==> run a: inputs <==
==> flow/design.v <==
module alu(OPA, OPB, CIN,INP_VALID, CLK, RST, CMD, CE, MODE, COUT, OFLOW, RES, G, E, L, ERR);
    input ['d8-1:0] OPA, OPB;
    input CLK, RST, CE, MODE, CIN;
    input [1:0] INP_VALID;
    input ['d4-1:0] CMD;
    output reg ['d16-1:0] RES;
    output reg COUT;
    output reg OFLOW;
    output reg G;
    output reg E;
    output reg L;
    output reg ERR;
    reg ['d16-1:0] RES_next;
    reg COUT_next, OFLOW_next, G_next, E_next, L_next, ERR_next;
    reg ['d16-1:0] res_t;
    reg cout_t, oflow_t, g_t, e_t, l_t, err_t;
    always @(posedge CLK or posedge RST) begin
        if (RST) begin
            RES <= {'d16{1'b0}};
            COUT <= 1'b0;
            OFLOW <= 1'b0;
            G <= 1'b0;
            E <= 1'b0;
            L <= 1'b0;
            ERR <= 1'b0;
        end
        else begin
                RES <= RES_next;
                COUT <= COUT_next;
                OFLOW <= OFLOW_next;
                G <= G_next;
                E <= E_next;
                L <= L_next;
                ERR <= ERR_next;
        end
    end
    always @(posedge CLK) begin
        res_t = {'d16{1'b0}};
        cout_t = 1'b0;
        oflow_t = 1'b0;
        g_t = 1'b0;
        e_t = 1'b0;
        l_t = 1'b0;
        err_t = 1'b0;
        if (CE) begin
            if (MODE) begin
                case (CMD)
                   'd0: begin
                        if (INP_VALID == 'b11) begin
                            res_t = OPA+ OPB;
                            cout_t = res_t[8]; 
                        end
                   end
                   'd1: begin
                        if (INP_VALID == 'b11) begin
                            oflow_t = (OPA < OPB);
                            res_t = OPA - OPB;
                        end
                   end
                   'd2: begin
                        if (INP_VALID == 'b11) begin
                            res_t = OPA + OPB + CIN;
                            cout_t = res_t[8];
                        end
                   end
                   'd3: begin
                        if (INP_VALID == 'b11) begin
                            oflow_t = (OPA < (OPB + CIN));
                            res_t = OPA - OPB - CIN;
                        end
                   end
                   'd4:  begin
                        if (INP_VALID[0] == 'b1) begin
                            res_t = OPA + 1;
                        end
                   end
                   'd5: begin
                        if (INP_VALID[0] == 'b1) begin
                            res_t = OPA - 1;
                            if (OPA == {'d8{1'b0}}) oflow_t = 1;
                        end
                   end
                   'd6: begin
                        if (INP_VALID[1] == 'b1) begin
                            res_t = OPB + 1;
                        end
                   end
                   'd7: begin
                        if (INP_VALID[1] == 'b1) begin
                            res_t = OPB - 1;
                            if (OPB == {'d8{1'b0}}) oflow_t = 1;
                        end
                   end
                   'd8: begin
                        if (INP_VALID == 'b11) begin
                            if (OPA == OPB) begin
                                e_t = 1'b1;
                                g_t = 1'b0;
                                l_t = 1'b0;
                            end
                            else if (OPA > OPB) begin
                                e_t = 1'b0;
                                g_t = 1'b1;
                                l_t = 1'b0;
                            end
                            else begin
                                e_t = 1'b0;
                                g_t = 1'b0;
                                l_t = 1'b1;
                            end
                        end
                   end
                   'd9: begin
                        if (INP_VALID == 'b11) begin
                            res_t = (OPA + 1) * (OPB + 1);
                        end
                   end
                   'd10: begin
                        if (INP_VALID == 'b11) begin
                            res_t = (OPA << 1) * (OPB);
                        end
                   end
                   'd11: begin
                        if (INP_VALID == 'b11) begin
                            res_t = $signed(OPA) + $signed(OPB);
                            oflow_t =((OPA[7] == OPB[7]) && (res_t[7] != OPA[7]));
                            cout_t = res_t[8];
                            if ($signed(res_t) < 0) l_t = 1'b1;
                            else if ($signed(res_t) > 0) g_t = 1'b1;
                            else e_t = 1'b1;
                        end
                   end
                   'd12: begin
                        if (INP_VALID == 'b11) begin
                            res_t = $signed(OPA) - $signed(OPB);
                            oflow_t = ((OPA[7] != OPB[7]) && (res_t[7] != OPA[7]));
                            cout_t = res_t[8];
                            if ($signed(res_t) < 0) l_t = 1'b1;
                            else if ($signed(res_t) > 0) g_t = 1'b1;
                            else e_t = 1'b1;
                        end
                   end
                   default:;
               endcase
            end
            else begin
                case (CMD)
                    'd0:begin
                        if (INP_VALID == 'b11) res_t = {1'b0, OPA & OPB};
                    end
                    'd1:begin
                        if (INP_VALID == 'b11) res_t = {1'b0, ~(OPA & OPB)};
                    end
                    'd2:begin
                        if (INP_VALID == 'b11)res_t = {1'b0, OPA | OPB};
                    end
                    'd3:begin
                        if (INP_VALID == 'b11)res_t = {1'b0, ~(OPA | OPB)};
                    end
                    'd4:begin
                        if (INP_VALID == 'b11) res_t = {1'b0, OPA ^ OPB};
                    end
                    'd5:begin
                        if (INP_VALID == 'b11) res_t = {1'b0, ~(OPA ^ OPB)};
                    end
                    'd6:begin
                        if (INP_VALID[0] == 'b1)
                            res_t = ~OPA &{'d8 {1'b1}};
                    end
                    'd7:begin
                        if (INP_VALID[1] == 'b1)
                            res_t =  ~OPB&{'d8{1'b1}};
                    end
                    'd8:begin
                        if (INP_VALID[0] == 'b1)
                            res_t = (OPA >> 1) &{'d8{1'b1}} ;
                    end
                    'd9:begin
                        if (INP_VALID[0] == 'b1)
                            res_t = (OPA << 1)&{'d8{1'b1}};
                    end
                    'd10:begin
                        if (INP_VALID[1] == 'b1)
                            res_t = (OPB >> 1)&{'d8{1'b1}};
                    end
                    'd11:begin
                        if (INP_VALID[1] == 'b1)
                            res_t = (OPB << 1)&{'d8{1'b1}};
                    end
                    'd12:begin
                        if (INP_VALID == 'b11) begin
                            if (!(|OPB['d8-1:'d2+1])) begin
                                res_t = ((OPA <<  OPB['d2:0]) | (OPA >> ('d8 -  OPB['d2:0])))&{'d8{1'b1}};
                            end
                            else err_t = 1'b1;
                        end
                    end
                    'd13:begin
                        if (INP_VALID == 'b11) begin
                            if (!(|OPB['d8-1:'d2+1])) begin
                                res_t = ((OPA >> OPB['d2:0]) | (OPA << ('d8 - OPB['d2:0]))) &{'d8{1'b1}};
                            end
                            else err_t = 1'b1;
                        end
                    end
                    default: ;
                endcase
            end
            if(!(MODE == 1 && (CMD == 'd10 || CMD == 'd9 || CMD == 'd12 || CMD == 'd11)))
                res_t = res_t & {'d8{1'b1}};
        end
        RES_next <= res_t;
        COUT_next <= cout_t;
        OFLOW_next <= oflow_t;
        G_next <= g_t;
        E_next <= e_t;
        L_next <= l_t;
        ERR_next <= err_t;
    end
endmodule
==> flow/run.sh <==
#!/bin/bash
# the make line also repeats each setting of config.mk as NAME=value (left out here)
make -C /OpenROAD-flow-scripts/flow DESIGN_CONFIG=/design/flow/config.mk WORK_HOME=/design/flow/orfs CLKGATE_MAP_FILE= finish
==> flow/config.mk <==
export PLATFORM = sky130hd
export DESIGN_NAME = alu
export DESIGN_NICKNAME = alu
export VERILOG_FILES = /design/flow/design.v
export SDC_FILE = /design/flow/constraint.sdc
export NUM_CORES = 4
export LEC_CHECK = 0
export CAP_MARGIN = 20
export CORE_ASPECT_RATIO = 0.5
export CORE_MARGIN = 2
export CORE_UTILIZATION = 56
export CTS_CLUSTER_DIAMETER = 392
export CTS_CLUSTER_SIZE = 99
export HOLD_SLACK_MARGIN = -0.09
export SETUP_SLACK_MARGIN = -0.75
export SLEW_MARGIN = 20
export TNS_END_PERCENT = 65
==> flow/constraint.sdc <==
create_clock -name core_clock -period 8.0 [get_ports {CLK}]
set_input_delay 1.6000 -clock core_clock [delete_from_list [all_inputs] [get_ports {CLK}]]
set_output_delay 1.6000 -clock core_clock [all_outputs]
set_load 0.01 [all_outputs]
==> run b: changes against run a <==
- CORE_ASPECT_RATIO: 0.5 -> not set
- CORE_UTILIZATION: 56 -> 40
- CTS_CLUSTER_DIAMETER: 392 -> not set
- CTS_CLUSTER_SIZE: 99 -> not set
- HOLD_SLACK_MARGIN: -0.09 -> not set
- SETUP_SLACK_MARGIN: -0.75 -> not set
- TNS_END_PERCENT: 65 -> not set
==> results_dict.tcl <==
# implementation run metrics
set metrics [dict create \
    cp_common_cell "sky130_fd_sc_hd__ha_1" \
    clk_pin_slew_worst_paths_ns 0.05 \
    post-route-cell-area_um2 11300 \
    post-route-util_pct 45.01 \
    grt.met1_usage_pct 38.16 \
    critPathLaunch "OPB[0]" \
    clkPwrFrac_pct 12.3 \
    status "complete, no violations" \
    fin_hold_ws_ns 0.3243 \
    post_dp_cell_area_um2 11120 \
    core.rowCount 58 \
    route.vias.total 9933 \
    count_of_placed_standard_cells_including_taps 1639 \
    internal_power_uw 943.1 \
]
Source of the figures above: run b

==> results_dict.tcl <==
# implementation run metrics
set metrics [dict create \
    post-route-cell-area_um2 11230 \
    post_dp_cell_area_um2 11050 \
    cp_class "primary input to flip-flop" \
    die-width_um 195.0 \
    grt.met1_usage_pct 60.18 \
    status "complete, no violations" \
    internal_power_uw 936.1 \
    core.rowCount 34 \
    count_of_placed_standard_cells_including_taps 1550 \
    route.vias.total 10410 \
    clk_pin_slew_worst_paths_ns 0.06 \
    period_used_pct 93.60 \
    cp_common_cell "sky130_fd_sc_hd__fa_1" \
    total_negative_setup_slacks_ns 0 \
    post-route-util_pct 63.76 \
    critPathLaunch "OPB[4]" \
    fin_hold_ws_ns 0.3246 \
    num-clock-buffers 5 \
    setup_repair_after_global_routing_missed_its_margin "false" \
    clkPwrFrac_pct 11.4 \
    crit_path_top_delay_cell "sky130_fd_sc_hd__clkdlybuf4s50_1" \
    p_per_area_nw_per_um2 180.2 \
]
Source of the figures above: run a



==> job 8792: inputs <==
Starts from the design.v that is shown in full above.
==> flow/config.mk <==
export PLATFORM = sky130hd
export DESIGN_NAME = alu
export DESIGN_NICKNAME = alu
export VERILOG_FILES = /design/flow/design.v
export SDC_FILE = /design/flow/constraint.sdc
export NUM_CORES = 4
export LEC_CHECK = 0
export CAP_MARGIN = 20
export CELL_PAD_IN_SITES_DETAIL_PLACEMENT = 2
export CELL_PAD_IN_SITES_GLOBAL_PLACEMENT = 1
export CORE_MARGIN = 8
export CORE_UTILIZATION = 37
export CTS_CLUSTER_DIAMETER = 384
export GPL_ROUTABILITY_DRIVEN = 0
export HOLD_SLACK_MARGIN = -0.03
export SLEW_MARGIN = 20
==> flow/constraint.sdc <==
create_clock -name core_clock -period 8.0 [get_ports {CLK}]
set_input_delay 1.6000 -clock core_clock [delete_from_list [all_inputs] [get_ports {CLK}]]
set_output_delay 1.6000 -clock core_clock [all_outputs]
set_load 0.01 [all_outputs]
run.sh (not shown) runs the stock make flow with config.mk's settings and CLKGATE_MAP_FILE=.
==> job 1749: changes against job 8792 <==
Settings changed: ABC_AREA set to 1, CELL_PAD_IN_SITES_DETAIL_PLACEMENT 2 to unset, CELL_PAD_IN_SITES_GLOBAL_PLACEMENT 1 to unset, CORE_MARGIN 8 to 2, CORE_UTILIZATION 37 to 65, CTS_CLUSTER_DIAMETER 384 to unset, GPL_ROUTABILITY_DRIVEN 0 to unset, HOLD_SLACK_MARGIN -0.03 to unset, SETUP_SLACK_MARGIN set to -0.12.
==> flow/constraint.sdc (replaced) <==
create_clock -name core_clock -period 5.4 [get_ports {CLK}]
set_input_delay 1.0800 -clock core_clock [delete_from_list [all_inputs] [get_ports {CLK}]]
set_output_delay 1.0800 -clock core_clock [all_outputs]
set_load 0.01 [all_outputs]
==> job 1665: changes against job 8792 <==
Settings changed: CELL_PAD_IN_SITES_DETAIL_PLACEMENT 2 to unset, CELL_PAD_IN_SITES_GLOBAL_PLACEMENT 1 to unset, CORE_MARGIN 8 to 2, CORE_UTILIZATION 37 to 64, CTS_CLUSTER_DIAMETER 384 to unset, GPL_ROUTABILITY_DRIVEN 0 to unset, HOLD_SLACK_MARGIN -0.03 to unset.
==> flow/constraint.sdc (replaced) <==
create_clock -name core_clock -period 3.45 [get_ports {CLK}]
set_input_delay 0.6900 -clock core_clock [delete_from_list [all_inputs] [get_ports {CLK}]]
set_output_delay 0.6900 -clock core_clock [all_outputs]
set_load 0.01 [all_outputs]
==> results <==
item                                                               job 1665                  job 1749                          job 8792
Result of the run                                    stopped before the end  finished with violations  no timing/DRC/antenna violations
Last stage reached                                 global routing (5_1_grt)                         -                                 -
Layout check failures                                                     -              setup timing                                 -
Gate count after technology mapping                                    1281                      1652                              1281
Share of total power consumed by net switching                            -                     0.512                             0.533
Die Wd                                                               130 um                    132 um                            182 um
Group drawing the most power                                              -       combinational logic               combinational logic
Iteration tally of the first detailed-router pass                         -                        13                                 5
Tapcell Cnt                                                               -                       216                               346
Critical Path Slowest Stage Cell                                          -     sky130_fd_sc_hd__fa_1  sky130_fd_sc_hd__clkdlybuf4s50_1
Number of signal-net buffers in the layout                                -                       227                                97
Worst min-delay path category                                             -    flip-flop to flip-flop            flip-flop to flip-flop
Maximum fanout count along the critical path                              -                         8                                25
Signal arrival time at the worst endpoint                                 -                   5.89 ns                           7.58 ns
Drt first-iter violations                                                 -                      2598                               760
Final number of setup-violating endpoints                                 -                        10                                 0
Clock slew at reported path FFs                                           -                   0.06 ns                           0.06 ns
Cell variety after synth                                                 94                        55                                94
Worst R2R Path Depth                                                      -                         0                                 0
Power and IR drop assume default switching activity.
